==> run a <==
==> flow/design.v <==
`timescale 1ns / 1ps
module axilite(
    input clk, reset, trigger, ARREADY, RVALID, AWREADY, WREADY, BVALID,
    input[4:0] length,
    input[31:0] source_address, destination_address, RDATA,
    output reg done, ARVALID, RREADY, AWVALID, WVALID, BREADY,
    output reg[31:0] ARADDR, AWADDR, WDATA,
    output reg[4:0] r_count, w_count);
    parameter READ_NONE=3'b000,
              READ_ADDR=3'b001,
              READ_DATA=3'b010,
              READ_STORE=3'b011,
              READ_DONE=3'b100;
    parameter WRITE_NONE=3'b000,          
              WRITE_ADDR=3'b001,
              WRITE_DATA=3'b010,
              WRITE_VALID=3'b011,
              WRITE_DONE=3'b100;
    reg [2:0] r_state, w_state;
    reg fifo_rd;
    reg aw_sent, w_sent;
    wire fifo_wr;
    wire fifo_full, fifo_empty;
    wire [31:0] fifo_data;
    wire start;
    wire [4:0] words;
    assign start = trigger && (w_state==WRITE_NONE);
    assign words = {2'b00, length[4:2]};
    assign fifo_wr = (r_state==READ_DATA) && RREADY && RVALID;
    FIFO fifom(.clk(clk), .reset(reset), .FIFO_RD(fifo_rd), .FIFO_WR(fifo_wr), .RDATA(RDATA), .FIFO_EMPTY(fifo_empty), .FIFO_FULL(fifo_full),
                .DATA_OUT(fifo_data));
    always @(posedge clk) begin
        if(reset) begin
            r_state<= READ_NONE;
            ARVALID<=0;
            RREADY<=0;
            r_count<= 0;
         end
         else begin
            case(r_state)
            READ_NONE: begin
                       if(start) begin
                        ARADDR<= source_address;
                        r_count<= words;
                        if(words!=0) begin
                         ARVALID<=1;
                         r_state<= READ_ADDR; end
                        end
                       end
            READ_ADDR: begin
                       if(ARREADY) begin
                       ARVALID<=0;
                       RREADY<=!fifo_full;
                       r_state<= READ_DATA; end
                       end 
            READ_DATA: begin
                       if(!RREADY)
                        RREADY<=!fifo_full;
                       else if(RVALID) begin
                        RREADY<=0;
                        r_count<=r_count-1;
                        r_state<= READ_STORE; end
                       end 
            READ_STORE: begin
                         r_state<=READ_DONE;
                        end
            READ_DONE: begin
                       if(r_count==0)
                        r_state<=READ_NONE;
                       else begin
                        ARADDR<=ARADDR+4; 
                        ARVALID<=1;
                        r_state<=READ_ADDR; end
                       end
            default:   r_state<=READ_NONE;
            endcase
        end
   end 
   always @(posedge clk) begin
           if(reset) begin
            w_state<= WRITE_NONE;
            AWVALID<=0;
            WVALID<=0;
            BREADY<=0;
            fifo_rd<=0;
            aw_sent<=0;
            w_sent<=0;
            done<=0;
            w_count<= 0;
           end
           else begin 
            fifo_rd<=0;
            case(w_state)
            WRITE_NONE: begin
                         if(start) begin
                          AWADDR<=destination_address;
                          w_count<=words;
                          done<=(words==0);
                          if(words!=0)
                           w_state<=WRITE_ADDR;
                          end
                         end
            WRITE_ADDR: begin
                         if(!fifo_empty) begin 
                          fifo_rd<=1; 
                          w_state<=WRITE_VALID; end
                         end
            WRITE_VALID: begin
                         if(!fifo_rd) begin
                          WDATA<=fifo_data;
                          AWVALID<=1;
                          WVALID<=1;
                          aw_sent<=0;
                          w_sent<=0;
                          w_state<=WRITE_DATA; end
                         end
            WRITE_DATA: begin
                         if(AWREADY && AWVALID) begin
                          AWVALID<=0;
                          aw_sent<=1;
                         end
                         if(WREADY && WVALID) begin
                          WVALID<=0;
                          w_sent<=1;
                         end
                         if((aw_sent || (AWREADY && AWVALID)) && (w_sent || (WREADY && WVALID))) begin
                          BREADY<=1;
                          w_state<=WRITE_DONE; end
                        end
            WRITE_DONE: begin
                         if(BVALID) begin
                          BREADY<=0;
                          w_count<=w_count-1;
                          if(w_count==1) begin
                           done<=1;
                           w_state<=WRITE_NONE; end
                          else begin
                           AWADDR<=AWADDR+4;
                           w_state<=WRITE_ADDR; end
                          end
                        end
            default:    w_state<=WRITE_NONE;
            endcase
      end
     end
endmodule
module FIFO(
    input clk, reset, FIFO_RD, FIFO_WR,
    input [31:0] RDATA,
    output FIFO_EMPTY, FIFO_FULL,
    output reg[31:0] DATA_OUT);
    reg[4:0] fifo_depth;
    reg[31:0] fifo_mem[0:15];
    reg[3:0] n,m;
    integer i;
    assign FIFO_EMPTY = (fifo_depth==0);
    assign FIFO_FULL = (fifo_depth==16);
    always @(posedge clk) begin
    if(reset) begin
                n<=0;
                m<=0;
                fifo_depth<=0;
                DATA_OUT<=0;
                for (i=0; i<16; i=i+1) begin
                fifo_mem[i]<=0; 
                end
               end
    else begin
            if(!FIFO_FULL && FIFO_WR)
                begin
                    fifo_mem[n]<=RDATA;
                    n<=(n==15)? 0:n+1;
                end
            if( !FIFO_EMPTY && FIFO_RD )
                begin
                    DATA_OUT<=fifo_mem[m];
                    m<=(m==15)? 0:m+1;
                end
            fifo_depth<=fifo_depth+(!FIFO_FULL && FIFO_WR)-(!FIFO_EMPTY && FIFO_RD);
          end
     end 
endmodule
==> flow/run.sh <==
#!/bin/bash
# the make line also repeats each setting of config.mk as NAME=value (left out here)
make -C /OpenROAD-flow-scripts/flow DESIGN_CONFIG=/design/flow/config.mk WORK_HOME=/design/flow/orfs CLKGATE_MAP_FILE= finish
==> flow/config.mk <==
export PLATFORM = sky130hd
export DESIGN_NAME = axilite
export DESIGN_NICKNAME = axilite
export VERILOG_FILES = /design/flow/design.v
export SDC_FILE = /design/flow/constraint.sdc
export NUM_CORES = 4
export LEC_CHECK = 0
export CAP_MARGIN = 20
export CORE_MARGIN = 2
export CORE_UTILIZATION = 68
export CTS_CLUSTER_SIZE = 47
export SETUP_SLACK_MARGIN = -0.19
export SLEW_MARGIN = 20
==> flow/constraint.sdc <==
create_clock -name core_clock -period 1.86 [get_ports {clk}]
set_input_delay 0.3720 -clock core_clock [delete_from_list [all_inputs] [get_ports {clk}]]
set_output_delay 0.3720 -clock core_clock [all_outputs]
set_load 0.01 [all_outputs]
==> run b: changes against run a <==
- CORE_UTILIZATION: 68 -> 72
- CTS_CLUSTER_SIZE: 47 -> default
- PLACE_DENSITY_LB_ADDON: default -> 0.19
- SETUP_SLACK_MARGIN: -0.19 -> 0.63
==> flow/constraint.sdc (replaced) <==
create_clock -name core_clock -period 4.08 [get_ports {clk}]
set_input_delay 0.8160 -clock core_clock [delete_from_list [all_inputs] [get_ports {clk}]]
set_output_delay 0.8160 -clock core_clock [all_outputs]
set_load 0.01 [all_outputs]
==> run c: changes against run a <==
- CORE_UTILIZATION: 68 -> 72
- HOLD_SLACK_MARGIN: default -> -0.04
==> flow/constraint.sdc (replaced) <==
create_clock -name core_clock -period 2.59 [get_ports {clk}]
set_input_delay 0.5180 -clock core_clock [delete_from_list [all_inputs] [get_ports {clk}]]
set_output_delay 0.5180 -clock core_clock [all_outputs]
set_load 0.01 [all_outputs]
==> results <==
metric	run c	run a	run b
Number of stages on the worst hold path	0	3	0
Share of the final layout cell area in sequential cells	0.534	0.507	0.548
Multi-input gate share of the layout cell area	0.287	0.281	0.293
Via count of the first global-routing pass	21700	22200	21400
Layout filler cell count	1883	2211	1900
Status	failed layout checks	failed layout checks	no timing/DRC/antenna violations
Reasons for failing layout checks	setup timing	setup timing	-
Power of the combinational group	0.00122 W	0.00192 W	0.000728 W
Total inserted antenna cells	0	1	2
Relative slew slack	0.296	0.400	0.200
Met2 layer wire length in the routed design	39.9 mm	41.0 mm	40.1 mm
Non-clock buffers	347	491	285
Slowest stage cell, crit path	or4b_4	or4b_4	or4b_1
Placed Instances	3076	3246	3016
Fraction of the core area covered by cells at the end of the flow	0.878	0.863	0.855
Number of clock buffers in the layout	95	93	101
GR met3 Demand/Resource	0.0795	0.0885	0.0873
Start point of the worst min-delay path	fifom.DATA_OUT[13]$_SDFFE_PP0P_	reset	fifom.DATA_OUT[12]$_SDFFE_PP0P_
Drt pass-1 iters	6	6	7
Sequential Power Share	0.536	0.520	0.538
Data required time at the worst endpoint	3.11 ns	2.38 ns	4.60 ns
Data arrival time of the critical path	3.32 ns	3.25 ns	3.68 ns
Int Pwr	0.0184 W	0.0264 W	0.0117 W
Met2 layer usage reported by global route	0.609	0.582	0.610
Final critical-path share of the clock period	1.08	1.47	0.775
Dominant cell type by count on the critical path	ha_4	ha_4	ha_1
Number of antenna violations at the first check in global routing	1	4	2
No activity file was given, so power comes from the tool's default toggle rates.
